[flow/config.mk]
export PLATFORM = sky130hd
export DESIGN_NAME = breakout
export DESIGN_NICKNAME = breakout
export VERILOG_FILES = /design/flow/design.v
export SDC_FILE = /design/flow/constraint.sdc
export NUM_CORES = 4
export LEC_CHECK = 0
export CAP_MARGIN = 25
export CELL_PAD_IN_SITES_DETAIL_PLACEMENT = 0
export CELL_PAD_IN_SITES_GLOBAL_PLACEMENT = 3
export CORE_ASPECT_RATIO = 1.72
export CORE_MARGIN = 2
export CORE_UTILIZATION = 60
export MAX_ROUTING_LAYER = met4
export SETUP_SLACK_MARGIN = -0.71
export SLEW_MARGIN = 20
[flow/run.sh]
#!/bin/bash
# the make line also repeats each setting of config.mk as NAME=value (left out here)
make -C /OpenROAD-flow-scripts/flow DESIGN_CONFIG=/design/flow/config.mk WORK_HOME=/design/flow/orfs CLKGATE_MAP_FILE= finish
[flow/constraint.sdc]
create_clock -name core_clock -period 12.2 [get_ports {clk}]
set_input_delay 2.4400 -clock core_clock [delete_from_list [all_inputs] [get_ports {clk}]]
set_output_delay 2.4400 -clock core_clock [all_outputs]
set_load 0.01 [all_outputs]
[flow/design.v]
`timescale 1ns / 1ns  
module paddle_control(
    input clk,
    input en,
    input resetn,
    input [1:0] go,  
	 input [8:0] ball_x,
	 input [7:0] ball_y,
	 output reg [2:0] PADDLE_HIT,
    output reg draw,
	 output reg [8:0] current_state
    );
    reg [8:0] next_state; 
    localparam  BRICK_WIDTH = 8'd16,
					 BRICK_HEIGHT = 8'd8,
					 PADDLE_WIDTH= 8'd32,  
					 PADDLE_HEIGHT = 8'd2,
					 PADDLE_SIZE = 8'd32,
					 PADDLE_Y_POS = 9'd220;    
    always @(posedge clk)
    if(en) begin
		if(resetn) begin
         case (current_state)
					9'd8: current_state <= 2'd2 * go[0] + current_state;  
					9'd280: current_state <= current_state - (2'd2 * go[1]);  
            default: current_state <= (2'd2 * go[0]) - (2'd2 * go[1]) + current_state;  
         endcase
			if (go[0] || go[1]) draw <= 1'b1;
			else draw <= 1'b0;
		end
		if(resetn == 1'b0) begin
			draw <= 1'b1;
			current_state <= 9'd152;
		end
    end  
	 always@(posedge clk) if(en) begin
		PADDLE_HIT <= 0;
		if(ball_y >= PADDLE_Y_POS && ball_y <= PADDLE_Y_POS + 9'd3 && ball_x >= current_state && ball_x <= current_state + PADDLE_WIDTH)  
			PADDLE_HIT <= ((ball_x - current_state) / 9'd8) + 1'b1;
	 end
endmodule
`timescale 1ns / 1ns  
module ball_control(input clk, 
	input en,
	input reset,
	input [2:0] PADDLE_HIT,
	output reg [8:0] x,
	output reg [7:0] y,
	output reg BRICK_HIT,
	output reg [8:0] brick_x,
	output reg [7:0] brick_y
	);
	localparam LEFT_UP = 3'd0, UP_LEFT = 3'd1, UP_RIGHT = 3'd2, RIGHT_UP = 3'd3, LEFT_DOWN = 3'd4, DOWN_LEFT = 3'd5, DOWN_RIGHT = 3'd6, RIGHT_DOWN = 3'd7,
					LEFT_WALL_X = 9'd12,
					TOP_WALL_Y = 8'd20,
					RIGHT_WALL_X = 9'd320 - 9'd12,
					BRICK_WIDTH = 9'd32, BRICK_HEIGHT = 8'd4,
					BRICK_ONE_X = 9'd100, BRICK_ONE_Y = 8'd60,
					BRICK_TWO_X = 9'd150, BRICK_TWO_Y = 8'd60,
					BRICK_THREE_X = 9'd200, BRICK_THREE_Y = 8'd60;
	reg [8:0] d_x;
	reg [7:0] d_y;
	reg [2:0] current_direction;
	reg [1:0] WALL_HIT; 
	reg [2:0] status;  
	always @(posedge clk) if(en) begin
		case(current_direction)
			LEFT_UP: begin
				d_x <= -9'd2;
				d_y <= -8'd1;
			end
			UP_LEFT: begin
				d_x <= -9'd1;
				d_y <= -8'd2;
			end
			UP_RIGHT: begin
				d_x <= 9'd1;
				d_y <= -8'd2;
			end
			RIGHT_UP: begin
				d_x <= 9'd2;
				d_y <= -8'd1;
			end
			LEFT_DOWN: begin
				d_x <= -9'd2;
				d_y <= 8'd1;
			end
			DOWN_LEFT: begin
				d_x <= -9'd1;
				d_y <= 8'd2;
			end
			DOWN_RIGHT: begin
				d_x <= 9'd1;
				d_y <= 8'd2;
			end
			RIGHT_DOWN: begin
				d_x <= 9'd2;
				d_y <= 8'd1;
			end
		endcase
		if(!reset) begin
			x <= 9'd160;
			y <= 8'd218;
			current_direction <= UP_RIGHT; 
			d_x <= 9'd1;
			d_y <= -8'd2;
		end
		if(!reset) begin 
			status <= 3'b111;
			BRICK_HIT <= 1'b0;
		end
		BRICK_HIT <= 1'b0;
		if(y >= BRICK_ONE_Y && y <= (BRICK_ONE_Y + BRICK_HEIGHT) && x >= BRICK_ONE_X && x <= (BRICK_ONE_X + BRICK_WIDTH) && status[0] == 1'b1) begin
			BRICK_HIT <= 1'b1;
			brick_x <= BRICK_ONE_X; brick_y <= BRICK_ONE_Y;
			status[0] <= 1'b0;
			if(current_direction == LEFT_UP || current_direction == UP_LEFT || current_direction == RIGHT_UP || current_direction == UP_RIGHT)
				current_direction <= ((x - BRICK_ONE_X) / 9'd8) + 3'd4;
			else 
				current_direction <= (x - BRICK_ONE_X) / 9'd8;
		end
		if(y >= BRICK_TWO_Y && y <= (BRICK_TWO_Y + BRICK_HEIGHT) && x >= BRICK_TWO_X && x <= (BRICK_TWO_X + BRICK_WIDTH) && status[1] == 1'b1) begin
			BRICK_HIT <= 1'b1;
			brick_x <= BRICK_TWO_X; brick_y <= BRICK_TWO_Y;
			status[1] <= 1'b0;
			if(current_direction == LEFT_UP || current_direction == UP_LEFT || current_direction == RIGHT_UP || current_direction == UP_RIGHT)
				current_direction <= ((x - BRICK_TWO_X) / 9'd8) + 3'd4;
			else 
				current_direction <= (x - BRICK_TWO_X) / 9'd8;
		end
		if(y >= BRICK_THREE_Y && y <= (BRICK_THREE_Y + BRICK_HEIGHT) && x >= BRICK_THREE_X && x <= (BRICK_THREE_X + BRICK_WIDTH) && status[2] == 1'b1) begin
			BRICK_HIT <= 1'b1;
			brick_x <= BRICK_THREE_X; brick_y <= BRICK_THREE_Y;
			status[2] <= 1'b0;
			if(current_direction == LEFT_UP || current_direction == UP_LEFT || current_direction == RIGHT_UP || current_direction == UP_RIGHT)
				current_direction <= ((x - BRICK_THREE_X) / 9'd8) + 3'd4;
			else 
				current_direction <= (x - BRICK_THREE_X) / 9'd8;
		end
		if(reset && PADDLE_HIT !== 0) current_direction <= PADDLE_HIT - 3'b1;
		if(reset && WALL_HIT !== 0) begin
			case(WALL_HIT)
				2'd1: begin case(current_direction)
							LEFT_UP: begin current_direction <= RIGHT_UP;
											d_x <= 9'd2;
											d_y <= -8'd1;
										end
							UP_LEFT: begin current_direction <= UP_RIGHT;
											d_x <= 9'd1;
											d_y <= -8'd2;
										end
							LEFT_DOWN: begin current_direction <= RIGHT_DOWN;
												d_x <= 9'd2;
												d_y <= 8'd1;
											end
							DOWN_LEFT: begin current_direction <= DOWN_RIGHT;
												d_x <= 9'd1;
												d_y <= 8'd2;
											end
						endcase
					end
				2'd2: begin case(current_direction)
							LEFT_UP: begin current_direction <= LEFT_DOWN;
											d_x <= -9'd2;
											d_y <= 8'd1;
										end
							UP_LEFT: begin current_direction <= DOWN_LEFT;
											d_x <= -9'd1;
											d_y <= 8'd2;
										end
							RIGHT_UP: begin current_direction <= RIGHT_DOWN;
											d_x <= 9'd2;
											d_y <= 8'd1;
										end
							UP_RIGHT: begin current_direction <= DOWN_RIGHT;
												d_x <= 9'd1;
												d_y <= 8'd2;
										end
						endcase
					end
				2'd3: begin case(current_direction)
							RIGHT_UP: begin current_direction <= LEFT_UP;
											d_x <= -9'd2;
											d_y <= -8'd1;
										end
							UP_RIGHT: begin current_direction <= UP_LEFT;
											d_x <= -9'd1;
											d_y <= -8'd2;
										end
							RIGHT_DOWN: begin current_direction <= LEFT_DOWN;
												d_x <= -9'd2;
												d_y <= 8'd1;
										end
							DOWN_RIGHT: begin current_direction <= DOWN_LEFT;
												d_x <= -9'd2;
												d_y <= 8'd1;
										end
						endcase
					end
			endcase
		end
		if(reset) begin 
			x <= x + d_x;
			y <= y + d_y;
		end
		if(y >= 8'd235 && y <= 8'd240) begin
			d_x <= 1'b0;
			d_y <= 1'b0;
		end
	end
	always @(posedge clk) if(en) begin
		if(!reset) WALL_HIT <= 2'b0;
		else begin
			if(x <= LEFT_WALL_X) WALL_HIT <= 2'd1; 
			else begin
				if(y <= TOP_WALL_Y) WALL_HIT <= 2'd2;
				else begin
					if(x >= RIGHT_WALL_X) WALL_HIT <= 2'd3;
					else WALL_HIT <= 2'b0;
				end
			end
		end
	end
endmodule
`timescale 1ns / 1ns  
module new_draw(input clk,
	input reset,
	input [8:0] paddle_pos,
	input p_draw,
	input [8:0] ball_x,
	input [7:0] ball_y,
	input fps,
	input BRICK_HIT,
	input [8:0] brick_x,
	input [7:0] brick_y,
	output reg [8:0] x,
	output reg [7:0] y,
	output reg [2:0] color,
	output reg wren);
	reg [30:0] current_state, next_state;	
	reg [8:0] current_paddle;
	reg [8:0] current_ball_x;
	reg [7:0] current_ball_y;
	reg [3:0] current_brick;
	reg paddle_draw;
	reg ball_draw;
	reg brick_hit;
	reg [15:0] wall_draw_progress;
	reg [6:0] paddle_draw_progress;
	reg [31:0] reset_progress;
	reg [8:0] brick_draw_progress;
	localparam  PADDLE_SIZE = 8'd64,
					INIT = 32'd0,
					LEFT_WALL_FINISHED = INIT + 32'd1920,
					TOP_WALL_FINISHED = LEFT_WALL_FINISHED + 32'd2560,
					RIGHT_WALL_FINISHED = TOP_WALL_FINISHED + 32'd1920,
					DRAW_BRICKS = RIGHT_WALL_FINISHED + 1,
					BRICKS_FINISHED = DRAW_BRICKS + 32'd128,
					WAIT = BRICKS_FINISHED + 1'd1,
					PADDLE_ERASE_START = WAIT + 1'd1,
					PADDLE_DRAW_START = PADDLE_ERASE_START + PADDLE_SIZE + 1'd1,
					PADDLE_CYCLE_END = PADDLE_DRAW_START + PADDLE_SIZE + 1'd1,
					BALL_ERASE = PADDLE_CYCLE_END + 1,
					BALL_DRAW = BALL_ERASE + 2'd2,
					BALL_CYCLE_END = BALL_DRAW + 2'd2,
					RESET_START = BRICK_ERASE_END + 1'b1,
					RESET_END = RESET_START + 32'd76800,
					BRICK_ERASE_START = BALL_CYCLE_END + 1'b1,
					BRICK_ERASE_END = BRICK_ERASE_START + 8'd128;
	always @(posedge clk) begin
		case (current_state)
			WAIT: next_state <= ball_draw ? BALL_ERASE : (paddle_draw ? PADDLE_ERASE_START: WAIT);  
			PADDLE_CYCLE_END: next_state <= (ball_draw ? BALL_ERASE : WAIT);
			BALL_CYCLE_END: next_state <= (brick_hit ? BRICK_ERASE_START : WAIT);
			BRICKS_FINISHED: begin
				if(current_brick < 3'd3) next_state <= DRAW_BRICKS;
				else next_state <= WAIT;
			end
			BRICK_ERASE_END: next_state <= (paddle_draw ? PADDLE_ERASE_START : WAIT);
			RESET_END: next_state <= INIT;
			default: next_state <= current_state + 1'd1;
		endcase			
		if(!reset) begin
			current_state <= INIT;
		end
		else current_state <= next_state;
	end
	always @(posedge clk) begin
		if(fps) ball_draw <= 1'b1;
		if(BRICK_HIT) brick_hit <= 1'b1;
		if(!reset) begin 
			brick_hit <= 1'b0;
			current_brick <= 3'b0;
		end
		case (current_state)
			INIT: begin 
				wall_draw_progress <= 16'd0;
				wren <= 1'b1;
			end	
			LEFT_WALL_FINISHED: begin
				wall_draw_progress <= 16'd0;
			end
			TOP_WALL_FINISHED: begin
				wall_draw_progress <= 16'd0;
			end
			WAIT: begin
				paddle_draw <= p_draw;
				wren <= 1'b0;
			end
			PADDLE_ERASE_START: begin 
				wren <= 1'b1;
				paddle_draw_progress <= 6'd0;
			end
			PADDLE_DRAW_START: begin
				paddle_draw_progress <= 6'd0;
				current_paddle <= paddle_pos;
			end
			PADDLE_CYCLE_END: paddle_draw <= 1'b0;
			BALL_ERASE: wren <= 1'b1;
			BALL_DRAW: begin
				current_ball_x <= ball_x;
				current_ball_y <= ball_y;
			end
			BALL_CYCLE_END: ball_draw <= 1'b0;
			RESET_START: begin 
				wren <= 1'b1;
				reset_progress <= 32'd0;
				y <= 8'd8;
			end
			DRAW_BRICKS: begin 
				wren <= 1'b1;
				brick_draw_progress <= 9'd0;
				current_brick <= current_brick + 1'b1;
			end
			BRICKS_FINISHED: wren <= 1'b0;
			BRICK_ERASE_START: brick_draw_progress <= 9'd0;
			BRICK_ERASE_END: brick_hit <= 1'b0;
			default: begin
				if(INIT < current_state && current_state < LEFT_WALL_FINISHED) begin
					color <= 3'b100;
					x <= wall_draw_progress % 4'd8;
					y <= wall_draw_progress / 4'd8;
				end
				if(LEFT_WALL_FINISHED < current_state && current_state < TOP_WALL_FINISHED) begin
					color <= 3'b100;
					x <= wall_draw_progress % 9'd320;
					y <= wall_draw_progress / 9'd320;
				end
				if(TOP_WALL_FINISHED < current_state && current_state < RIGHT_WALL_FINISHED) begin
					color <= 3'b100;
					x <= 9'd320 - (wall_draw_progress % 4'd8);
					y <= wall_draw_progress / 4'd8;
				end
				if(PADDLE_ERASE_START < current_state && current_state < PADDLE_DRAW_START) begin
					color <= 3'b000;
					x <= current_paddle + (paddle_draw_progress % 6'd32);
					y <= 9'd220 + (paddle_draw_progress / 6'd32);
				end
				if(PADDLE_DRAW_START < current_state && current_state < PADDLE_CYCLE_END) begin
					color <= 3'b001;
					x <= current_paddle + (paddle_draw_progress % 6'd32);
					y <= 9'd220 + (paddle_draw_progress / 6'd32);
				end
				if(BALL_ERASE < current_state && current_state < BALL_DRAW) begin
					color <= 3'b000;
					x <= current_ball_x;
					y <= current_ball_y;
				end
				if(BALL_DRAW < current_state && current_state < BALL_CYCLE_END) begin
					color <= 3'b010;
					x <= current_ball_x;
					y <= current_ball_y;
				end
				if(RESET_START < current_state && current_state < RESET_END) begin
					color<= 3'b000;
					x <= reset_progress % 9'd320;
					y <= reset_progress / 9'd320;
				end
				if(DRAW_BRICKS < current_state && current_state < BRICKS_FINISHED && current_brick == 4'd1) begin
					color <= 3'b110;
					x <= 9'd100 + (brick_draw_progress % 9'd32);
					y <= 8'd60 + (brick_draw_progress / 8'd32);
				end
				if(DRAW_BRICKS < current_state && current_state < BRICKS_FINISHED && current_brick == 4'd2) begin
					color <= 3'b110;
					x <= 9'd150 + (brick_draw_progress % 9'd32);
					y <= 8'd60 + (brick_draw_progress / 8'd32);
				end
				if(DRAW_BRICKS < current_state && current_state < BRICKS_FINISHED && current_brick == 4'd3) begin
					color <= 3'b110;
					x <= 9'd200 + (brick_draw_progress % 9'd32);
					y <= 8'd60 + (brick_draw_progress / 8'd32);
				end
				if(BRICK_ERASE_START < current_state && current_state < BRICK_ERASE_END) begin
					wren <= 1'b1;
					color <= 3'b000;
					x <= brick_x + (brick_draw_progress % 9'd32);
					y <= brick_y + (brick_draw_progress / 8'd32);
				end
				wall_draw_progress <= wall_draw_progress + 1'b1;
				paddle_draw_progress <= paddle_draw_progress + 1'b1;
				reset_progress <= reset_progress + 1'b1;
				brick_draw_progress <= brick_draw_progress + 1'b1;
			end
		endcase
		if(!reset) begin
			x <= 9'd0;
			y <= 8'd0;
			color <= 3'b000;
			paddle_draw <= 1'b0;
			current_paddle <= 9'd152;
			current_ball_x <= 9'd160;
			current_ball_y <= 8'd218;
		end
	end
endmodule
`timescale 1ns / 1ns  
module breakout
	(
		input         clk,
		input         resetn,        
		input  [1:0]  go,            
		input         paddle_tick,   
		input         ball_tick,     
		output [8:0]  x,
		output [7:0]  y,
		output [2:0]  colour,
		output        plot
	);
	 wire draw_paddle;
	 wire[8:0] paddle_pos;
	 wire[8:0] ball_x; wire [7:0] ball_y;
	 wire[2:0] BALL_HIT;
	 wire BRICK_HIT;
	 wire [8:0] brick_x;
	 wire [7:0] brick_y;
	 wire fps_clock = paddle_tick | ~resetn;
	 wire thirty_clock = ball_tick | ~resetn;
	paddle_control PC(.clk(clk), .en(fps_clock), .resetn(resetn), .go(go), .ball_x(ball_x), .ball_y(ball_y), .draw(draw_paddle), .current_state(paddle_pos), .PADDLE_HIT(BALL_HIT));
	ball_control BC(.clk(clk), .en(thirty_clock), .reset(resetn), .x(ball_x), .y(ball_y), .PADDLE_HIT(BALL_HIT), .BRICK_HIT(BRICK_HIT), .brick_x(brick_x), .brick_y(brick_y));
	new_draw ND(.clk(clk), .reset(resetn), .paddle_pos(paddle_pos), .p_draw(draw_paddle), .ball_x(ball_x), .ball_y(ball_y), .x(x), .y(y), .color(colour), .wren(plot), .fps(thirty_clock), .BRICK_HIT(BRICK_HIT), .brick_x(brick_x), .brick_y(brick_y));
endmodule
==> results of run 1 <==
==> results_slide.txt, run 1 <==
Run Summary

Synthesis
  – Most numerous cell types in the synthesized netlist: sky130_fd_sc_hd__nor2_1, sky130_fd_sc_hd__nand2_1, sky130_fd_sc_hd__dfxtp_1
  – Post-synth mux share: 0.02170
  – Post-Syn Instances: 2193
  – Synth top area share: 0.1972
  – Yosys synthesis chip area: 17820 um2
  – EDFF count, synth: 117
  – Cell Area, Synth: 17820 um2
  – Post-synthesis sequential element count: 236
  – Average cell area after synthesis: 8.124 um2
  – Ys Warns: 3
  – Most frequently used cell type in the post-synthesis netlist: sky130_fd_sc_hd__nor2_1
  – Main area contributors: sky130_fd_sc_hd__edfxtp_1, sky130_fd_sc_hd__dfxtp_1, sky130_fd_sc_hd__ha_1
  – Post-synthesis share of cell area spent on full adders, half adders and majority gates: 0.06110
  – Synth unique cells: 112
  – Most common flop cell mapped by yosys: sky130_fd_sc_hd__dfxtp_1
  – Area fraction in and, or, nand and nor cells: 0.2627
  – Share of synthesized area occupied by flip-flops and latches: 0.3309
  – Share of synthesized cell area in and-or and or-and compound cells: 0.2109
  – Number of cells in Yosys stat: 2193
  – Proportion of register bits with asynchronous set or reset after synthesis: 0
  – XOR Share, Synth: 0.06735
  – Net count after synthesis: 2283
  – Post-synth top area cell: sky130_fd_sc_hd__edfxtp_1
  – Combinational family with the most area after synthesis: simple AND/OR/NAND/NOR gates

Floorplanning
  – Std-Cell Core Area: 29140 um2
  – Total die size: 31140 um2
  – Die W: 135.4 um
  – Die height: 230.0 um
  – Fraction of the core area occupied by cells at floorplan: 0.6114
  – Rows: 82

Outcome
  – Error Message: [ERROR GPL-0301] Utilization 133.124 % exceeds 100%.
  – Step where the flow halted: global placement without I/O (3_1_place_gp_skip_io)
  – Outcome: aborted with a tool error
==> run 2: changes to the inputs <==
ABC_AREA = 1   (was unset)
CAP_MARGIN = 20   (was 25)
CELL_PAD_IN_SITES_GLOBAL_PLACEMENT = unset   (was 3)
CORE_ASPECT_RATIO = unset   (was 1.72)
CORE_UTILIZATION = 65   (was 60)
GPL_ROUTABILITY_DRIVEN = 1   (was unset)
MAX_ROUTING_LAYER = unset   (was met4)
MIN_ROUTING_LAYER = met1   (was unset)
PLACE_DENSITY_LB_ADDON = 0.05   (was unset)
SETUP_SLACK_MARGIN = unset   (was -0.71)
TNS_END_PERCENT = 20   (was unset)
clock period = 10.4 ns   (was 12.2 ns; I/O delays follow)
==> results_slide.txt, run 2 <==
Run Summary

Outcome
  – Outcome: complete, but fails checks
  – Violated checks: negative setup slack

STA
  – Summed negative setup slack over all endpoints: -2.123 ns
  – Smallest setup slack after layout: -0.5148 ns
  – Share of the clock period used by the worst path after layout: 1.049
  – Min Hold Slack: 0.4077 ns
  – Top achievable clock speed: 91.62 MHz
  – Min Tclk post-route: 10.91 ns
  – Count of pins over their slew limit: 0
  – Clock Skew: 0.03310 ns
  – Setup repair after global routing missed its margin: true
  – Worst Max-Slew Pin Slew: 1.077 ns
  – Slew headroom: 0.2794
  – Number of hold violations in the final report: 0
  – Setup-violating endpoint count in the final report: 5

Global routing
  – Number of global-route vias before repair: 15160
  – Antenna violations before repair: 0
  – Wire length of the first global-routing pass: 74180 um
  – GR Overflow Total: 0
  – Pin count of the biggest net entering global routing: 91
  – GRT Util Overall: 0.3384

Finish
  – Logic area: 9774 um2
  – Final net count: 2506
  – Area added between synthesis and finish: 13.98%
  – Final-layout fill cell count: 1908
  – Final Util: 0.7582
  – Sequential Area: 5921 um2
  – Post-Layout Cell Count: 2765
  – Final cell area excluding filler cells: 19150 um2

Pwr
  – Clk pwr: 940 uW
  – Cell leakage power: 9.011 nW
  – Sequential group share of total power: 0.410
  – Power spent charging and discharging nets: 1.103 mW
  – Top contributor to total power: registers
  – Peak ir drop on the vdd network: 0.1869 mV
  – Combinational group power: 904 uW
  – Fraction of power spent switching nets: 0.3528
  – Overall power of the completed layout: 3.127 mW
  – Internal Pwr Total: 2.024 mW
  – Sequential cell power: 1.28 mW
  – Clock network power share: 0.301
  – Power per standard cell area: 163.3 nW/um2
  – Comb pwr share: 0.289

Drt
  – Total wirelength of the detailed-routed design: 48640 um
  – Vias: 16830
  – Initial DRT Pass Iterations: 8
  – DRT antenna net count: 0
  – Post-DR vias/cell: 6.087
  – Initial detailed-routing violation count: 1903
  – Routed wirelength normalized by instance count: 17.59 um
  – Total antenna diodes in the routed design: 0
  – Count of unresolved DRC violations after routing: 0

Critical path
  – Setup crit end: ND.x[8]$_SDFFE_PN0P_
  – Critical path peak fanout: 7
  – Required time reported for the critical path endpoint: 10.86 ns
  – Kind of end point of the critical path: flop
  – Startpoint Class: flop
  – Library cell contributing the largest single delay on the critical path: sky130_fd_sc_hd__dfxtp_4
  – R2R cell count: 112
  – Crit Reg-Reg Endpoint: ND.x[8]$_SDFFE_PN0P_
  – Combined buffer and inverter count along the critical path: 2
  – Number of cells on the critical path: 112
  – Peak per-stage delay on the critical path: 0.36 ns
  – Setup slack, reg-to-reg: -0.51 ns
  – Cell family with most CP delay: simple AND/OR/NAND/NOR gates
  – Most frequent cell on the critical path: sky130_fd_sc_hd__nand2_2
  – Class of the most critical setup path: flop to flop
  – Worst path arrival time: 11.38 ns
  – Beginning of the worst register-to-register path: ND.current_state[27]$_SDFF_PN0_
  – CP Launch Point: ND.current_state[27]$_SDFF_PN0_

Placed design
  – Pre-CTS setup slack: -0.1662 ns
  – Port Buffer Count: 26
  – Cell area after placement: 17440 um2
  – HPWL after detailed placement: 34790 um
  – Placed Cells: 2689
  – Routability congestion estimate from global placement: 1.062

Synthesis
  – Post-synthesis sequential element count: 236
  – Proportion of register bits with asynchronous set or reset after synthesis: 0
  – Post-Syn Instances: 2356
  – Most numerous cell types in the synthesized netlist: sky130_fd_sc_hd__nand2_1, sky130_fd_sc_hd__inv_1, sky130_fd_sc_hd__nor2_1
  – XOR Share, Synth: 0.03076
  – Post-synth mux share: 0
  – Most common flop cell mapped by yosys: sky130_fd_sc_hd__dfxtp_1
  – Ys Warns: 3
  – Post-synthesis share of cell area spent on full adders, half adders and majority gates: 0.06479
  – Net count after synthesis: 2446
  – Number of cells in Yosys stat: 2356
  – Post-synth top area cell: sky130_fd_sc_hd__edfxtp_1
  – Cell Area, Synth: 16800 um2
  – Average cell area after synthesis: 7.131 um2
  – Synth top area share: 0.2091
  – Most frequently used cell type in the post-synthesis netlist: sky130_fd_sc_hd__nand2_1
  – EDFF count, synth: 117
  – Share of synthesized cell area in and-or and or-and compound cells: 0.1544
  – Share of synthesized area occupied by flip-flops and latches: 0.3509
  – Combinational family with the most area after synthesis: simple AND/OR/NAND/NOR gates
  – Area fraction in and, or, nand and nor cells: 0.2970
  – Synth unique cells: 63
  – Main area contributors: sky130_fd_sc_hd__edfxtp_1, sky130_fd_sc_hd__dfxtp_1, sky130_fd_sc_hd__nand2_1
  – Yosys synthesis chip area: 16800 um2

Floorplanning
  – Std-Cell Core Area: 25250 um2
  – Rows: 58
  – I/O pin cnt: 27
  – Total die size: 27150 um2
  – Fraction of the core area occupied by cells at floorplan: 0.6652
  – Die height: 164.8 um
  – Die W: 164.8 um

Clock tree
  – Clock transition at the registers of the reported paths: 0.07 ns
  – Deepest clock path buffer count: 3
  – Clock root cell: sky130_fd_sc_hd__clkbuf_16
  – Hold buffer count at CTS: 0
  – Clock buffers created by TritonCTS: 26
  – Clock Latency Late Sink: 0.56 ns
  – H-tree levels: 1
  – Sink Count: 236
  – Clock tree from TritonCTS: done

Min path
  – Hold Path Sink: ND.current_state[10]$_SDFF_PN0_
  – Worst hold stages: 2
  – Launch instance of the worst min-delay path: ND.next_state[10]$_SDFF_PN0_
  – Hold WC Path Type: flop to flop

Flow run
  – Number of logged tool warnings: 47
  – Maxcap violations: 0
## run 2: timing repair
| action | in CTS | in global routing |
|---|---|---|
| resized | 7 | 154 |
| setup endpoints to repair | 4 | 7 |
| gates cloned | 0 | 0 |
| pin swaps | 2 | 83 |
| buffers inserted | 1 | 27 |
## run 2: area by class of cell
cell class,instances,share of cell area
Multi-Input combinational cell,1670,0.5105
Sequential cell,236,0.3092
Inverter,405,0.07965
Clock buffer,37,0.04038
Timing Repair Buffer,77,0.03319
Tap cell,330,0.02156
Clock inverter,10,0.005554
## run 2: layer usage
| layer | up-vias | share of wire | GRT usage |
|---|---|---|---|
| met5 | - | 0 | 0 |
| met4 | 0 | 0.040 | 0.1221 |
| met3 | 156 | 0.084 | 0.05299 |
| met2 | 864 | 0.46 | 0.5563 |
| met1 | 7792 | 0.41 | 0.4539 |
| li1 | 8019 | - | - |
==> run 3: changes to the inputs <==
ABC_AREA = unset   (was 1)
CELL_PAD_IN_SITES_DETAIL_PLACEMENT = unset   (was 0)
CORE_UTILIZATION = 40   (was 65)
GPL_ROUTABILITY_DRIVEN = unset   (was 1)
MIN_ROUTING_LAYER = unset   (was met1)
PLACE_DENSITY_LB_ADDON = unset   (was 0.05)
SETUP_SLACK_MARGIN = 1.55   (was unset)
TNS_END_PERCENT = unset   (was 20)
clock period = 9.36 ns   (was 10.4 ns; I/O delays follow)
==> results_slide.txt, run 3 <==
Run Summary

Outcome
  – Outcome: complete, no violations

Global routing
  – Antenna violations before repair: 0
  – Busiest metal layer after global routing: met2
  – Global-route met2 utilization: 0.3566
  – GR Overflow Total: 0
  – Number of global-route vias before repair: 15550
  – Met3 Use GR: 0.01699
  – Met1 GRT Util: 0.2993
  – Pin count of the biggest net entering global routing: 63
  – Wire length of the first global-routing pass: 82910 um
  – GRT Util Overall: 0.2135

Placed design
  – HPWL after detailed placement: 36070 um
  – Port Buffer Count: 26
  – Pre-CTS setup slack: 0.6435 ns
  – Routability congestion estimate from global placement: 0.9042

Synthesis
  – Number of cells in Yosys stat: 2193
  – Post-Syn Instances: 2193
  – Average cell area after synthesis: 8.124 um2
  – Most numerous cell types in the synthesized netlist: sky130_fd_sc_hd__nor2_1, sky130_fd_sc_hd__nand2_1, sky130_fd_sc_hd__dfxtp_1
  – Cell Area, Synth: 17820 um2
  – Share of synthesized cell area in and-or and or-and compound cells: 0.2109
  – EDFF count, synth: 117
  – Yosys synthesis chip area: 17820 um2
  – Post-synthesis sequential element count: 236
  – Main area contributors: sky130_fd_sc_hd__edfxtp_1, sky130_fd_sc_hd__dfxtp_1, sky130_fd_sc_hd__ha_1
  – Net count after synthesis: 2283
  – Synth top area share: 0.1972
  – Area fraction in and, or, nand and nor cells: 0.2627
  – XOR Share, Synth: 0.06735
  – Most common flop cell mapped by yosys: sky130_fd_sc_hd__dfxtp_1
  – Post-synth mux share: 0.02170
  – Most frequently used cell type in the post-synthesis netlist: sky130_fd_sc_hd__nor2_1
  – Synth unique cells: 112
  – Post-synthesis share of cell area spent on full adders, half adders and majority gates: 0.06110
  – Ys Warns: 3
  – Share of synthesized area occupied by flip-flops and latches: 0.3309
  – Combinational family with the most area after synthesis: simple AND/OR/NAND/NOR gates
  – Post-synth top area cell: sky130_fd_sc_hd__edfxtp_1
  – Proportion of register bits with asynchronous set or reset after synthesis: 0

Clock tree
  – Clock buffers created by TritonCTS: 26
  – H-tree levels: 1
  – Clock tree from TritonCTS: done
  – Sink Count: 236
  – Clock Latency Late Sink: 0.56 ns
  – Clock transition at the registers of the reported paths: 0.07 ns
  – Deepest clock path buffer count: 3
  – Clock root cell: sky130_fd_sc_hd__clkbuf_16

Floorplanning
  – Die W: 215.0 um
  – I/O pin cnt: 27
  – Total die size: 46240 um2
  – Rows: 77
  – Std-Cell Core Area: 44120 um2
  – Die height: 215.0 um
  – Fraction of the core area occupied by cells at floorplan: 0.4038

Drt
  – Count of unresolved DRC violations after routing: 0
  – Initial detailed-routing violation count: 1759
  – Initial DRT Pass Iterations: 6
  – Vias: 17090
  – Total wirelength of the detailed-routed design: 53650 um
  – DRT antenna net count: 0
  – Post-DR vias/cell: 5.983
  – Total antenna diodes in the routed design: 0
  – Routed wirelength normalized by instance count: 18.78 um

Critical path
  – Number of cells on the critical path: 34
  – Critical path peak fanout: 8
  – Setup crit end: ND.x[6]$_SDFFE_PN0P_
  – R2R cell count: 34
  – Setup slack, reg-to-reg: 1.62 ns
  – Cell family with most CP delay: AND-OR/OR-AND gates
  – Crit Reg-Reg Endpoint: ND.x[6]$_SDFFE_PN0P_
  – Class of the most critical setup path: flop to flop
  – Required time reported for the critical path endpoint: 9.82 ns
  – Startpoint Class: flop
  – Combined buffer and inverter count along the critical path: 7
  – Worst path arrival time: 8.21 ns
  – CP Launch Point: ND.reset_progress[28]$_SDFFCE_PP0P_
  – Peak per-stage delay on the critical path: 0.58 ns
  – Library cell contributing the largest single delay on the critical path: sky130_fd_sc_hd__or4_4
  – Kind of end point of the critical path: flop
  – Beginning of the worst register-to-register path: ND.reset_progress[28]$_SDFFCE_PP0P_

Finish
  – Final net count: 2334
  – Area added between synthesis and finish: 18.42%

STA
  – Summed negative setup slack over all endpoints: 0 ns
  – Share of the clock period used by the worst path after layout: 0.8274
  – Smallest setup slack after layout: 1.616 ns
  – Setup-violating endpoint count in the final report: 0
  – Clock Skew: 0.04714 ns
  – Count of pins over their slew limit: 0
  – Top achievable clock speed: 129.1 MHz
  – Worst Max-Slew Pin Slew: 1.133 ns
  – Number of hold violations in the final report: 0
  – Min Tclk post-route: 7.744 ns
  – Min Hold Slack: 0.4299 ns
  – Setup repair after global routing missed its margin: true
  – Slew headroom: 0.2234

Pwr
  – Power per standard cell area: 184.8 nW/um2
  – Internal Pwr Total: 2.487 mW
  – Sequential cell power: 1.51 mW
  – Cell leakage power: 8.004 nW
  – Combinational group power: 1.34 mW
  – Peak ir drop on the vdd network: 0.1965 mV
  – Comb pwr share: 0.344
  – Sequential group share of total power: 0.388
  – Power spent charging and discharging nets: 1.411 mW
  – Top contributor to total power: registers
  – Clock network power share: 0.267
  – Fraction of power spent switching nets: 0.3620
  – Clk pwr: 1.04 mW

Flow run
  – Maxcap violations: 0
  – Number of logged tool warnings: 47

Min path
  – Hold WC Path Type: flop to flop
  – Hold Path Sink: ND.current_state[13]$_SDFF_PN0_
  – Worst hold stages: 1
  – Launch instance of the worst min-delay path: ND.next_state[13]$_SDFF_PN0_
-- run 3: metrics by stage --
step	power (mW)	util	instance area (um2)	cells
6_report	3.899	0.4781	21100	2856
5_1_grt	4.159	0.4781	21100	2856
4_1_cts	3.833	0.4477	19750	2782
3_5_place_dp	2.749	0.4184	18460	2706
3_3_place_gp	2.708	0.4184	18460	2706
2_1_floorplan	2.438	-	17820	2193
-- run 3: area by class of cell --
cell class | count | area [um2]
clock buffer | 40 | 795.8
clock inverter | 8 | 80.08
fill | 4265 | 23030
inverter | 81 | 306.5
multi-input combinational | 1765 | 12140
sequential | 236 | 5897
tap | 592 | 740.7
timing repair buffer | 134 | 1136
-- run 3: timing repair --
item                                    in CTS  in global routing
cloned                                       2                  8
pin swaps                                    6                 66
hold buffers                                 0                  0
endpoints found under the setup margin       7                  7
endpoints found under the hold margin        0                  0
gates resized                               34                142
buffers inserted                            26                 66
-- run 3: layer usage --
metal | wire (um) | part of all wire
met5 | 0 | 0
met4 | 1337 | 0.025
met3 | 2716 | 0.051
met2 | 25330 | 0.47
met1 | 24270 | 0.45
==> run 4: changes to the inputs <==
CELL_PAD_IN_SITES_DETAIL_PLACEMENT = 2   (was unset)
CTS_CLUSTER_DIAMETER = 138   (was unset)
GPL_ROUTABILITY_DRIVEN = 0   (was unset)
HOLD_SLACK_MARGIN = -0.1   (was unset)
MAX_ROUTING_LAYER = met4   (was unset)
MIN_ROUTING_LAYER = met2   (was unset)
PLACE_DENSITY_LB_ADDON = 0.08   (was unset)
SETUP_SLACK_MARGIN = 1.41   (was 1.55)
SLEW_MARGIN = 40   (was 20)
clock period = 20.0 ns   (was 9.36 ns; I/O delays follow)
==> results_slide.txt, run 4 <==
Run Summary

Outcome
  – Outcome: complete, no violations

Drt
  – Total wirelength of the detailed-routed design: 65890 um
  – Initial detailed-routing violation count: 4736
  – DRT antenna net count: 0
  – Initial DRT Pass Iterations: 22
  – Vias: 23640
  – Count of unresolved DRC violations after routing: 0
  – Post-DR vias/cell: 8.549
  – Routed wirelength normalized by instance count: 23.83 um

Placed design
  – Port Buffer Count: 26
  – HPWL after detailed placement: 46420 um

Global routing
  – Pin count of the biggest net entering global routing: 64
  – Wire length of the first global-routing pass: 105400 um
  – Number of global-route vias before repair: 27300
  – GRT Util Overall: 0.4412
  – Met3 Use GR: 0.5260
  – Global-route met2 utilization: 0.5420
  – GR Overflow Total: 0
  – Antenna violations before repair: 0
  – Met1 GRT Util: 0
  – Busiest metal layer after global routing: met2

STA
  – Count of pins over their slew limit: 0
  – Setup repair after global routing missed its margin: false
  – Number of hold violations in the final report: 0
  – Clock Skew: 0.04461 ns
  – Share of the clock period used by the worst path after layout: 0.4988
  – Summed negative setup slack over all endpoints: 0 ns
  – Min Hold Slack: 0.4316 ns
  – Setup-violating endpoint count in the final report: 0
  – Worst Max-Slew Pin Slew: 0.8971 ns
  – Min Tclk post-route: 9.977 ns
  – Top achievable clock speed: 100.2 MHz
  – Slew headroom: 0.4019

Pwr
  – Internal Pwr Total: 1.185 mW
  – Overall power of the completed layout: 1.929 mW
  – Top contributor to total power: registers
  – Peak ir drop on the vdd network: 0.08808 mV
  – Sequential group share of total power: 0.380
  – Combinational group power: 646 uW
  – Cell leakage power: 7.467 nW
  – Clk pwr: 551 uW
  – Fraction of power spent switching nets: 0.3860
  – Power per standard cell area: 98.68 nW/um2
  – Sequential cell power: 732 uW
  – Clock network power share: 0.286
  – Comb pwr share: 0.335
  – Power spent charging and discharging nets: 744.8 uW

Floorplanning
  – I/O pin cnt: 27
  – Die height: 215.0 um
  – Std-Cell Core Area: 44120 um2
  – Rows: 77
  – Die W: 215.0 um
  – Fraction of the core area occupied by cells at floorplan: 0.4038
  – Total die size: 46240 um2

Synthesis
  – Post-synth top area cell: sky130_fd_sc_hd__edfxtp_1
  – XOR Share, Synth: 0.06735
  – Proportion of register bits with asynchronous set or reset after synthesis: 0
  – Cell Area, Synth: 17820 um2
  – Post-synthesis sequential element count: 236
  – Net count after synthesis: 2283
  – Share of synthesized area occupied by flip-flops and latches: 0.3309
  – Area fraction in and, or, nand and nor cells: 0.2627
  – EDFF count, synth: 117
  – Post-synthesis share of cell area spent on full adders, half adders and majority gates: 0.06110
  – Main area contributors: sky130_fd_sc_hd__edfxtp_1, sky130_fd_sc_hd__dfxtp_1, sky130_fd_sc_hd__ha_1
  – Most common flop cell mapped by yosys: sky130_fd_sc_hd__dfxtp_1
  – Ys Warns: 3
  – Share of synthesized cell area in and-or and or-and compound cells: 0.2109
  – Synth top area share: 0.1972
  – Average cell area after synthesis: 8.124 um2
  – Number of cells in Yosys stat: 2193
  – Yosys synthesis chip area: 17820 um2
  – Most numerous cell types in the synthesized netlist: sky130_fd_sc_hd__nor2_1, sky130_fd_sc_hd__nand2_1, sky130_fd_sc_hd__dfxtp_1
  – Combinational family with the most area after synthesis: simple AND/OR/NAND/NOR gates
  – Most frequently used cell type in the post-synthesis netlist: sky130_fd_sc_hd__nor2_1
  – Synth unique cells: 112
  – Post-Syn Instances: 2193
  – Post-synth mux share: 0.02170

Critical path
  – Critical path peak fanout: 35
  – Combined buffer and inverter count along the critical path: 2
  – Kind of end point of the critical path: flop
  – R2R cell count: 29
  – Setup slack, reg-to-reg: 10.02 ns
  – Cell family with most CP delay: AND-OR/OR-AND gates
  – Beginning of the worst register-to-register path: ND.current_state[6]$_SDFF_PN0_
  – CP Launch Point: ND.current_state[6]$_SDFF_PN0_
  – Worst path arrival time: 10.43 ns
  – Startpoint Class: flop
  – Crit Reg-Reg Endpoint: ND.x[6]$_SDFFE_PN0P_
  – Library cell contributing the largest single delay on the critical path: sky130_fd_sc_hd__a21oi_1
  – Setup crit end: ND.x[6]$_SDFFE_PN0P_
  – Required time reported for the critical path endpoint: 20.45 ns
  – Class of the most critical setup path: flop to flop
  – Number of cells on the critical path: 29
  – Peak per-stage delay on the critical path: 0.76 ns

Min path
  – Launch instance of the worst min-delay path: ND.next_state[4]$_SDFF_PN0_
  – Hold Path Sink: ND.current_state[4]$_SDFF_PN0_
  – Worst hold stages: 1
  – Hold WC Path Type: flop to flop

Flow run
  – Maxcap violations: 0
  – Number of logged tool warnings: 46

Clock tree
  – Clock Latency Late Sink: 0.60 ns
  – Clock buffers created by TritonCTS: 29
  – Clock tree from TritonCTS: done
  – H-tree levels: 1
  – Deepest clock path buffer count: 3
  – Number of resized instances in the post-cts repair step: 0
  – Clock transition at the registers of the reported paths: 0.07 ns
  – Sink Count: 236
  – Post-CTS setup buffer count: 0
  – Clock root cell: sky130_fd_sc_hd__clkbuf_16
  – Hold buffer count at CTS: 0

Finish
  – Area added between synthesis and finish: 9.748%
  – Final net count: 2240
[run 4: layout make-up]
| class | instances | area (um2) |
|---|---|---|
| fill | 4954 | 24570 |
| multi-input combinational | 1756 | 11210 |
| sequential | 236 | 5896 |
| clock buffer | 47 | 875.8 |
| tap | 592 | 740.7 |
| timing repair buffer | 46 | 435.4 |
| inverter | 81 | 304.0 |
| clock inverter | 6 | 85.08 |
| antenna | 1 | 2.502 |
[run 4: metrics by stage]
stage / setup WS [ns] / cell area (um2) / utilization / cells
floorplan: 13.05 / 17820 / - / 2193
detailed placement: 10.72 / 18520 / 0.4197 / 2708
global route: 9.643 / 19550 / 0.4431 / 2764
global placement: 11.26 / 18460 / 0.4183 / 2705
finish: 10.02 / 19550 / 0.4431 / 2765
CTS: 10.75 / 19480 / 0.4415 / 2761
[run 4: routing by layer]
layer / vias up / wire (um)
met2: 6999 / 34000
met3: 926 / 25680
met5: - / 0
met4: 0 / 6210
li1: 7849 / -
met1: 7864 / 0
==> run 5: changes to the inputs <==
CAP_MARGIN = 10   (was 20)
CELL_PAD_IN_SITES_DETAIL_PLACEMENT = unset   (was 2)
CELL_PAD_IN_SITES_GLOBAL_PLACEMENT = 3   (was unset)
CORE_ASPECT_RATIO = 1.47   (was unset)
CORE_UTILIZATION = 63   (was 40)
CTS_CLUSTER_DIAMETER = unset   (was 138)
GPL_ROUTABILITY_DRIVEN = unset   (was 0)
HOLD_SLACK_MARGIN = unset   (was -0.1)
MAX_ROUTING_LAYER = unset   (was met4)
MIN_ROUTING_LAYER = unset   (was met2)
PLACE_DENSITY_LB_ADDON = 0.24   (was 0.08)
SETUP_SLACK_MARGIN = 0.44   (was 1.41)
SLEW_MARGIN = 20   (was 40)
clock period = 8.26 ns   (was 20.0 ns; I/O delays follow)
==> results_slide.txt, run 5 <==
Run Summary

Floorplanning
  – Std-Cell Core Area: 27780 um2
  – Total die size: 29670 um2
  – Die W: 142.7 um
  – Rows: 74
  – Die height: 207.9 um
  – Fraction of the core area occupied by cells at floorplan: 0.6414

Synthesis
  – Combinational family with the most area after synthesis: simple AND/OR/NAND/NOR gates
  – Share of synthesized cell area in and-or and or-and compound cells: 0.2109
  – Most numerous cell types in the synthesized netlist: sky130_fd_sc_hd__nor2_1, sky130_fd_sc_hd__nand2_1, sky130_fd_sc_hd__dfxtp_1
  – Average cell area after synthesis: 8.124 um2
  – Synth top area share: 0.1972
  – Net count after synthesis: 2283
  – Ys Warns: 3
  – Post-synthesis sequential element count: 236
  – Post-synth mux share: 0.02170
  – Share of synthesized area occupied by flip-flops and latches: 0.3309
  – Post-Syn Instances: 2193
  – Post-synthesis share of cell area spent on full adders, half adders and majority gates: 0.06110
  – Synth unique cells: 112
  – Proportion of register bits with asynchronous set or reset after synthesis: 0
  – Most frequently used cell type in the post-synthesis netlist: sky130_fd_sc_hd__nor2_1
  – Post-synth top area cell: sky130_fd_sc_hd__edfxtp_1
  – XOR Share, Synth: 0.06735
  – Area fraction in and, or, nand and nor cells: 0.2627
  – EDFF count, synth: 117
  – Number of cells in Yosys stat: 2193
  – Main area contributors: sky130_fd_sc_hd__edfxtp_1, sky130_fd_sc_hd__dfxtp_1, sky130_fd_sc_hd__ha_1
  – Yosys synthesis chip area: 17820 um2
  – Most common flop cell mapped by yosys: sky130_fd_sc_hd__dfxtp_1
  – Cell Area, Synth: 17820 um2

Outcome
  – Step where the flow halted: global placement without I/O (3_1_place_gp_skip_io)
  – Error Message: [ERROR FLW-0024] Place density exceeds 1.0 (current PLACE_DENSITY_LB_ADDON =  0.24). Please check if the value of  PLACE_DENSITY_LB_ADDON is between 0 and 0.99.
  – Outcome: aborted with a tool error
==> run 6: changes to the inputs <==
ABC_AREA = 1   (was unset)
CAP_MARGIN = 20   (was 10)
CELL_PAD_IN_SITES_GLOBAL_PLACEMENT = unset   (was 3)
CORE_ASPECT_RATIO = 1.43   (was 1.47)
CORE_UTILIZATION = 72   (was 63)
CTS_CLUSTER_DIAMETER = 118   (was unset)
CTS_CLUSTER_SIZE = 10   (was unset)
PLACE_DENSITY = 0.4   (was unset)
PLACE_DENSITY_LB_ADDON = unset   (was 0.24)
SETUP_SLACK_MARGIN = 1.54   (was 0.44)
clock period = 5.18 ns   (was 8.26 ns; I/O delays follow)
==> results_slide.txt, run 6 <==
Run Summary

Outcome
  – Outcome: aborted with a tool error
  – Step where the flow halted: global routing (5_1_grt)
  – Error Message: [ERROR GRT-0232] Routing congestion too high. Check the congestion heatmap in the GUI.

Synthesis
  – Most common flop cell mapped by yosys: sky130_fd_sc_hd__dfxtp_1
  – Main area contributors: sky130_fd_sc_hd__edfxtp_1, sky130_fd_sc_hd__dfxtp_1, sky130_fd_sc_hd__nand2_1
  – Average cell area after synthesis: 7.131 um2
  – Yosys synthesis chip area: 16800 um2
  – Share of synthesized area occupied by flip-flops and latches: 0.3509
  – Net count after synthesis: 2446
  – Synth unique cells: 63
  – XOR Share, Synth: 0.03076
  – Number of cells in Yosys stat: 2356
  – Area fraction in and, or, nand and nor cells: 0.2970
  – Post-synth top area cell: sky130_fd_sc_hd__edfxtp_1
  – Cell Area, Synth: 16800 um2
  – Post-synthesis share of cell area spent on full adders, half adders and majority gates: 0.06479
  – EDFF count, synth: 117
  – Ys Warns: 3
  – Post-synth mux share: 0
  – Synth top area share: 0.2091
  – Proportion of register bits with asynchronous set or reset after synthesis: 0
  – Combinational family with the most area after synthesis: simple AND/OR/NAND/NOR gates
  – Share of synthesized cell area in and-or and or-and compound cells: 0.1544
  – Post-Syn Instances: 2356
  – Post-synthesis sequential element count: 236
  – Most numerous cell types in the synthesized netlist: sky130_fd_sc_hd__nand2_1, sky130_fd_sc_hd__inv_1, sky130_fd_sc_hd__nor2_1
  – Most frequently used cell type in the post-synthesis netlist: sky130_fd_sc_hd__nand2_1

Floorplanning
  – Die height: 186.7 um
  – Total die size: 24590 um2
  – Std-Cell Core Area: 22870 um2
  – Fraction of the core area occupied by cells at floorplan: 0.7344
  – Die W: 131.7 um
  – I/O pin cnt: 27
  – Rows: 66

Clock tree
  – Sink Count: 236
  – Deepest clock path buffer count: 3
  – H-tree levels: 1
  – Clock buffers created by TritonCTS: 27
  – Hold buffer count at CTS: 0
  – Clock root cell: sky130_fd_sc_hd__clkbuf_16

Placed design
  – HPWL after detailed placement: 39370 um
  – Port Buffer Count: 26
  – Routability congestion estimate from global placement: 1.065
  – Pre-CTS setup slack: -5.236 ns

Global routing
  – GRT Util Overall: 0.9275
  – GR Overflow Total: 1012
## run 6: routing by layer
layer  GRT overflow  global-route usage
met1             12              0.8697
met5              4              0.3690
met4            314               1.073
met3             25              0.7544
met2            657               1.109
## run 6: repair_timing
| action | CTS |
|---|---|
| endpoints found under the hold margin | 0 |
| setup buffers | 30 |
| pin swaps | 41 |
| setup endpoints to repair | 36 |
| resized | 122 |
## run 6: metrics by stage
stage	instances	util	total power [mW]	area [um2]
after detailed placement	2891	0.8426	4.524	19270
after floorplan	2356	-	3.875	16950
after global placement	2891	0.8426	4.359	19270
after CTS	2967	0.9060	6.372	20720
==> run 7: changes to the inputs <==
CORE_ASPECT_RATIO = unset   (was 1.43)
CORE_UTILIZATION = 66   (was 72)
CTS_CLUSTER_DIAMETER = unset   (was 118)
CTS_CLUSTER_SIZE = 21   (was 10)
HOLD_SLACK_MARGIN = 0.29   (was unset)
PLACE_DENSITY = unset   (was 0.4)
SETUP_SLACK_MARGIN = 1.78   (was 1.54)
clock period = 6.72 ns   (was 5.18 ns; I/O delays follow)
==> results_slide.txt, run 7 <==
Run Summary

Outcome
  – Outcome: complete, but fails checks
  – Violated checks: negative setup slack

Critical path
  – Cell family with most CP delay: simple AND/OR/NAND/NOR gates
  – Class of the most critical setup path: flop to flop
  – Worst path arrival time: 13.63 ns
  – Required time reported for the critical path endpoint: 7.13 ns
  – Most frequent cell on the critical path: sky130_fd_sc_hd__nand2_4
  – Kind of end point of the critical path: flop
  – Number of cells on the critical path: 100
  – Critical path peak fanout: 20
  – Startpoint Class: flop
  – Peak per-stage delay on the critical path: 0.54 ns
  – Beginning of the worst register-to-register path: ND.current_state[18]$_SDFF_PN0_
  – Setup crit end: ND.x[7]$_SDFFE_PN0P_
  – CP Launch Point: ND.current_state[18]$_SDFF_PN0_
  – Combined buffer and inverter count along the critical path: 10
  – R2R cell count: 100
  – Crit Reg-Reg Endpoint: ND.x[7]$_SDFFE_PN0P_
  – Library cell contributing the largest single delay on the critical path: sky130_fd_sc_hd__nor2_1
  – Setup slack, reg-to-reg: -6.50 ns

Clock tree
  – Clock Latency Late Sink: 0.56 ns
  – Sink Count: 236
  – Hold buffer count at CTS: 0
  – Clock buffers created by TritonCTS: 27
  – H-tree levels: 1
  – Deepest clock path buffer count: 3
  – Clock transition at the registers of the reported paths: 0.06 ns
  – Clock tree from TritonCTS: done
  – Clock root cell: sky130_fd_sc_hd__clkbuf_16

Pwr
  – Clock network power share: 0.299
  – Overall power of the completed layout: 5.150 mW
  – Power spent charging and discharging nets: 1.918 mW
  – Peak ir drop on the vdd network: 0.3350 mV
  – Comb pwr share: 0.316
  – Clk pwr: 1.54 mW
  – Top contributor to total power: registers
  – Internal Pwr Total: 3.232 mW
  – Sequential cell power: 1.98 mW
  – Fraction of power spent switching nets: 0.3725
  – Sequential group share of total power: 0.385
  – Power per standard cell area: 241.5 nW/um2
  – Cell leakage power: 10.31 nW
  – Combinational group power: 1.63 mW

Synthesis
  – Post-synth mux share: 0
  – Most numerous cell types in the synthesized netlist: sky130_fd_sc_hd__nand2_1, sky130_fd_sc_hd__inv_1, sky130_fd_sc_hd__nor2_1
  – Cell Area, Synth: 16800 um2
  – Post-synthesis sequential element count: 236
  – EDFF count, synth: 117
  – Net count after synthesis: 2446
  – Average cell area after synthesis: 7.131 um2
  – Synth unique cells: 63
  – Ys Warns: 3
  – Post-synth top area cell: sky130_fd_sc_hd__edfxtp_1
  – Combinational family with the most area after synthesis: simple AND/OR/NAND/NOR gates
  – Synth top area share: 0.2091
  – Yosys synthesis chip area: 16800 um2
  – Post-Syn Instances: 2356
  – Proportion of register bits with asynchronous set or reset after synthesis: 0
  – Post-synthesis share of cell area spent on full adders, half adders and majority gates: 0.06479
  – Most common flop cell mapped by yosys: sky130_fd_sc_hd__dfxtp_1
  – Area fraction in and, or, nand and nor cells: 0.2970
  – XOR Share, Synth: 0.03076
  – Share of synthesized cell area in and-or and or-and compound cells: 0.1544
  – Most frequently used cell type in the post-synthesis netlist: sky130_fd_sc_hd__nand2_1
  – Number of cells in Yosys stat: 2356
  – Main area contributors: sky130_fd_sc_hd__edfxtp_1, sky130_fd_sc_hd__dfxtp_1, sky130_fd_sc_hd__nand2_1
  – Share of synthesized area occupied by flip-flops and latches: 0.3509

Drt
  – Post-DR vias/cell: 6.681
  – Count of unresolved DRC violations after routing: 0
  – DRT antenna net count: 0
  – Routed wirelength normalized by instance count: 22.63 um
  – Initial DRT Pass Iterations: 15
  – Initial detailed-routing violation count: 3525
  – Total wirelength of the detailed-routed design: 67920 um
  – Vias: 20060

Global routing
  – Wire length of the first global-routing pass: 87260 um
  – Number of global-route vias before repair: 17520
  – Antenna violations before repair: 2
  – GRT Util Overall: 0.4072
  – Pin count of the biggest net entering global routing: 90
  – GR Overflow Total: 0

Floorplanning
  – Die height: 163.5 um
  – I/O pin cnt: 27
  – Total die size: 26750 um2
  – Fraction of the core area occupied by cells at floorplan: 0.6691
  – Die W: 163.5 um
  – Rows: 58
  – Std-Cell Core Area: 25110 um2

Placed design
  – Routability congestion estimate from global placement: 1.039
  – HPWL after detailed placement: 38120 um
  – Placed Cells: 2910
  – Port Buffer Count: 26

Finish
  – Final-layout fill cell count: 1367
  – Final net count: 2740
  – Final Util: 0.8493
  – Area added between synthesis and finish: 26.93%
  – Post-Layout Cell Count: 3002

STA
  – Clock Skew: 0.01821 ns
  – Slew headroom: 0.2208
  – Summed negative setup slack over all endpoints: -60.91 ns
  – Smallest setup slack after layout: -6.503 ns
  – Min Tclk post-route: 13.22 ns
  – Min Hold Slack: 0.4132 ns
  – Count of pins over their slew limit: 0
  – Share of the clock period used by the worst path after layout: 1.968
  – Number of hold violations in the final report: 0
  – Top achievable clock speed: 75.63 MHz
  – Setup-violating endpoint count in the final report: 11
  – Setup repair after global routing missed its margin: true
  – Worst Max-Slew Pin Slew: 1.164 ns

Min path
  – Worst hold stages: 2
  – Launch instance of the worst min-delay path: ND.next_state[9]$_DFF_P_
  – Hold Path Sink: ND.current_state[9]$_SDFF_PN0_
  – Hold WC Path Type: flop to flop

Flow run
  – Maxcap violations: 0
  – Number of logged tool warnings: 52
## run 7: through the flow
stage | worst slack [ns] | cell area (um2)
3_3_place_gp | -2.717 | 19250
2_1_floorplan | -2.218 | 16930
5_1_grt | -7.254 | 21320
4_1_cts | -3.327 | 20550
6_report | -6.503 | 21320
3_5_place_dp | -3.492 | 19250
## run 7: area by class of cell
class | count | area, um2 | area share
multi-input cells | 1670 | 10150 | 0.4761
flip-flops and latches | 236 | 5911 | 0.2772
repair buffers | 310 | 2427 | 0.1138
inverters | 405 | 1524 | 0.07147
clock buffers | 34 | 752.0 | 0.03526
well taps | 330 | 412.9 | 0.01936
clock inverters | 15 | 140.1 | 0.006572
diodes | 2 | 5.005 | 0.0002347
## run 7: what timing repair did
item,4_1_cts,5_1_grt
endpoints found under the setup margin,14,20
pin swaps,29,85
endpoints found under the hold margin,0,0
gates resized,73,151
cloned,0,0
setup buffers,22,19
## run 7: per-layer routing
layer | vias up | GRT usage | wire, um | part of all wire
met5 | - | 0 | 0 | 0
met4 | 0 | 0.1926 | 6030 | 0.089
met3 | 677 | 0.07948 | 9106 | 0.13
met2 | 1812 | 0.6993 | 29780 | 0.44
met1 | 9073 | 0.4918 | 23000 | 0.34
li1 | 8495 | - | - | -
==> run 8: changes to the inputs <==
CAP_MARGIN = 0   (was 20)
CELL_PAD_IN_SITES_DETAIL_PLACEMENT = 2   (was unset)
CORE_UTILIZATION = 38   (was 66)
CTS_CLUSTER_SIZE = unset   (was 21)
GPL_ROUTABILITY_DRIVEN = 1   (was unset)
HOLD_SLACK_MARGIN = unset   (was 0.29)
MIN_ROUTING_LAYER = met2   (was unset)
PLACE_DENSITY_LB_ADDON = 0.17   (was unset)
SETUP_SLACK_MARGIN = 0.24   (was 1.78)
TNS_END_PERCENT = 20   (was unset)
clock period = 7.43 ns   (was 6.72 ns; I/O delays follow)
==> results_slide.txt, run 8 <==
Run Summary

Synthesis
  – Number of cells in Yosys stat: 2356
  – Post-Syn Instances: 2356
  – Post-synth mux share: 0
  – Average cell area after synthesis: 7.131 um2
  – Most numerous cell types in the synthesized netlist: sky130_fd_sc_hd__nand2_1, sky130_fd_sc_hd__inv_1, sky130_fd_sc_hd__nor2_1
  – Cell Area, Synth: 16800 um2
  – Area fraction in and, or, nand and nor cells: 0.2970
  – Most frequently used cell type in the post-synthesis netlist: sky130_fd_sc_hd__nand2_1
  – Net count after synthesis: 2446
  – Combinational family with the most area after synthesis: simple AND/OR/NAND/NOR gates
  – Share of synthesized cell area in and-or and or-and compound cells: 0.1544
  – Synth unique cells: 63
  – Synth top area share: 0.2091
  – Most common flop cell mapped by yosys: sky130_fd_sc_hd__dfxtp_1
  – Share of synthesized area occupied by flip-flops and latches: 0.3509
  – Proportion of register bits with asynchronous set or reset after synthesis: 0
  – Post-synthesis share of cell area spent on full adders, half adders and majority gates: 0.06479
  – EDFF count, synth: 117
  – Ys Warns: 3
  – XOR Share, Synth: 0.03076
  – Yosys synthesis chip area: 16800 um2
  – Post-synthesis sequential element count: 236
  – Post-synth top area cell: sky130_fd_sc_hd__edfxtp_1
  – Main area contributors: sky130_fd_sc_hd__edfxtp_1, sky130_fd_sc_hd__dfxtp_1, sky130_fd_sc_hd__nand2_1

Floorplanning
  – Die W: 214.3 um
  – Std-Cell Core Area: 43930 um2
  – Rows: 77
  – I/O pin cnt: 27
  – Die height: 214.3 um
  – Total die size: 45910 um2
  – Fraction of the core area occupied by cells at floorplan: 0.3824

Placed design
  – Routability congestion estimate from global placement: 0.9789
  – HPWL after detailed placement: 61820 um
  – Cell area after placement: 19610 um2
  – Port Buffer Count: 26

Clock tree
  – Sink Count: 236
  – H-tree levels: 1
  – Deepest clock path buffer count: 3
  – Clock buffers created by TritonCTS: 30
  – Hold buffer count at CTS: 0
  – Clock root cell: sky130_fd_sc_hd__clkbuf_16

Global routing
  – GR Overflow Total: 18
  – GRT Util Overall: 0.7717

Outcome
  – Outcome: aborted with a tool error
  – Step where the flow halted: global routing (5_1_grt)
  – Error Message: [ERROR GRT-0116] Global routing finished with congestion. Check the congestion regions in the DRC Viewer.
run 8: per-layer routing:
layer	GRT overflow	GRT usage
met5	4	0.4927
met4	5	0.5907
met3	8	0.8593
met2	1	0.8184
met1	-	-
run 8: repair_timing:
item / 4_1_cts
gates resized: 214
setup endpoints to repair: 11
buffers inserted: 49
pin swaps: 117
run 8: stage by stage:
step	hold WS, ns	total power, mW	setup slack [ns]	instances
detailed placement	0.4060	3.347	-4.762	3192
global placement	0.3933	3.095	-2.254	3192
CTS	0.4174	4.968	-3.989	3297
floorplan	0.3905	2.699	-1.557	2356
==> run 9: changes to the inputs <==
CAP_MARGIN = 10   (was 0)
CELL_PAD_IN_SITES_DETAIL_PLACEMENT = 0   (was 2)
CORE_ASPECT_RATIO = 0.99   (was unset)
CORE_MARGIN = 3   (was 2)
CORE_UTILIZATION = 65   (was 38)
CTS_CLUSTER_SIZE = 29   (was unset)
GPL_ROUTABILITY_DRIVEN = 0   (was 1)
GPL_TIMING_DRIVEN = 0   (was unset)
MAX_ROUTING_LAYER = met4   (was unset)
SETUP_SLACK_MARGIN = 0.1   (was 0.24)
SLEW_MARGIN = 15   (was 20)
TNS_END_PERCENT = 75   (was 20)
clock period = 5.91 ns   (was 7.43 ns; I/O delays follow)
==> results_slide.txt, run 9 <==
Run Summary

Placed design
  – Cell area after placement: 17630 um2
  – Port Buffer Count: 25
  – Placed Cells: 2708
  – Pre-CTS setup slack: -5.201 ns
  – HPWL after detailed placement: 35180 um

Synthesis
  – Ys Warns: 3
  – Main area contributors: sky130_fd_sc_hd__edfxtp_1, sky130_fd_sc_hd__dfxtp_1, sky130_fd_sc_hd__nand2_1
  – Area fraction in and, or, nand and nor cells: 0.2970
  – Number of cells in Yosys stat: 2356
  – Yosys synthesis chip area: 16800 um2
  – Share of synthesized cell area in and-or and or-and compound cells: 0.1544
  – XOR Share, Synth: 0.03076
  – Cell Area, Synth: 16800 um2
  – Net count after synthesis: 2446
  – Post-Syn Instances: 2356
  – Share of synthesized area occupied by flip-flops and latches: 0.3509
  – Most common flop cell mapped by yosys: sky130_fd_sc_hd__dfxtp_1
  – Most frequently used cell type in the post-synthesis netlist: sky130_fd_sc_hd__nand2_1
  – Most numerous cell types in the synthesized netlist: sky130_fd_sc_hd__nand2_1, sky130_fd_sc_hd__inv_1, sky130_fd_sc_hd__nor2_1
  – Synth top area share: 0.2091
  – Post-synthesis share of cell area spent on full adders, half adders and majority gates: 0.06479
  – Post-synth mux share: 0
  – Post-synth top area cell: sky130_fd_sc_hd__edfxtp_1
  – Post-synthesis sequential element count: 236
  – Combinational family with the most area after synthesis: simple AND/OR/NAND/NOR gates
  – Synth unique cells: 63
  – Average cell area after synthesis: 7.131 um2
  – Proportion of register bits with asynchronous set or reset after synthesis: 0
  – EDFF count, synth: 117

Global routing
  – GR Overflow Total: 1
  – GRT Util Overall: 0.7039

Floorplanning
  – Die W: 167.6 um
  – Std-Cell Core Area: 24960 um2
  – I/O pin cnt: 27
  – Fraction of the core area occupied by cells at floorplan: 0.6730
  – Rows: 57
  – Total die size: 27810 um2
  – Die height: 166.0 um

Outcome
  – Step where the flow halted: global routing (5_1_grt)
  – Error Message: [ERROR GRT-0232] Routing congestion too high. Check the congestion heatmap in the GUI.
  – Outcome: aborted with a tool error

Clock tree
  – Clock root cell: sky130_fd_sc_hd__clkbuf_16
  – H-tree levels: 1
  – Deepest clock path buffer count: 3
  – Hold buffer count at CTS: 0
  – Sink Count: 236
  – Clock buffers created by TritonCTS: 26
## run 9: through the flow
step	power [mW]	TNS (ns)
3_5_place_dp	3.836	-45.61
4_1_cts	5.472	-38.02
3_3_place_gp	3.748	-61.32
2_1_floorplan	3.395	-23.73
## run 9: routing by layer
layer	GRT overflow	track usage
met1	-	-
met2	0	0.7506
met3	1	0.7896
met4	0	0.4817
met5	-	-
## run 9: repair_timing
item,CTS
hold endpoints to repair,0
pin swaps,65
gates resized,125
setup endpoints to repair,11
buffers inserted,62
No activity file was given, so power comes from the tool's default toggle rates.
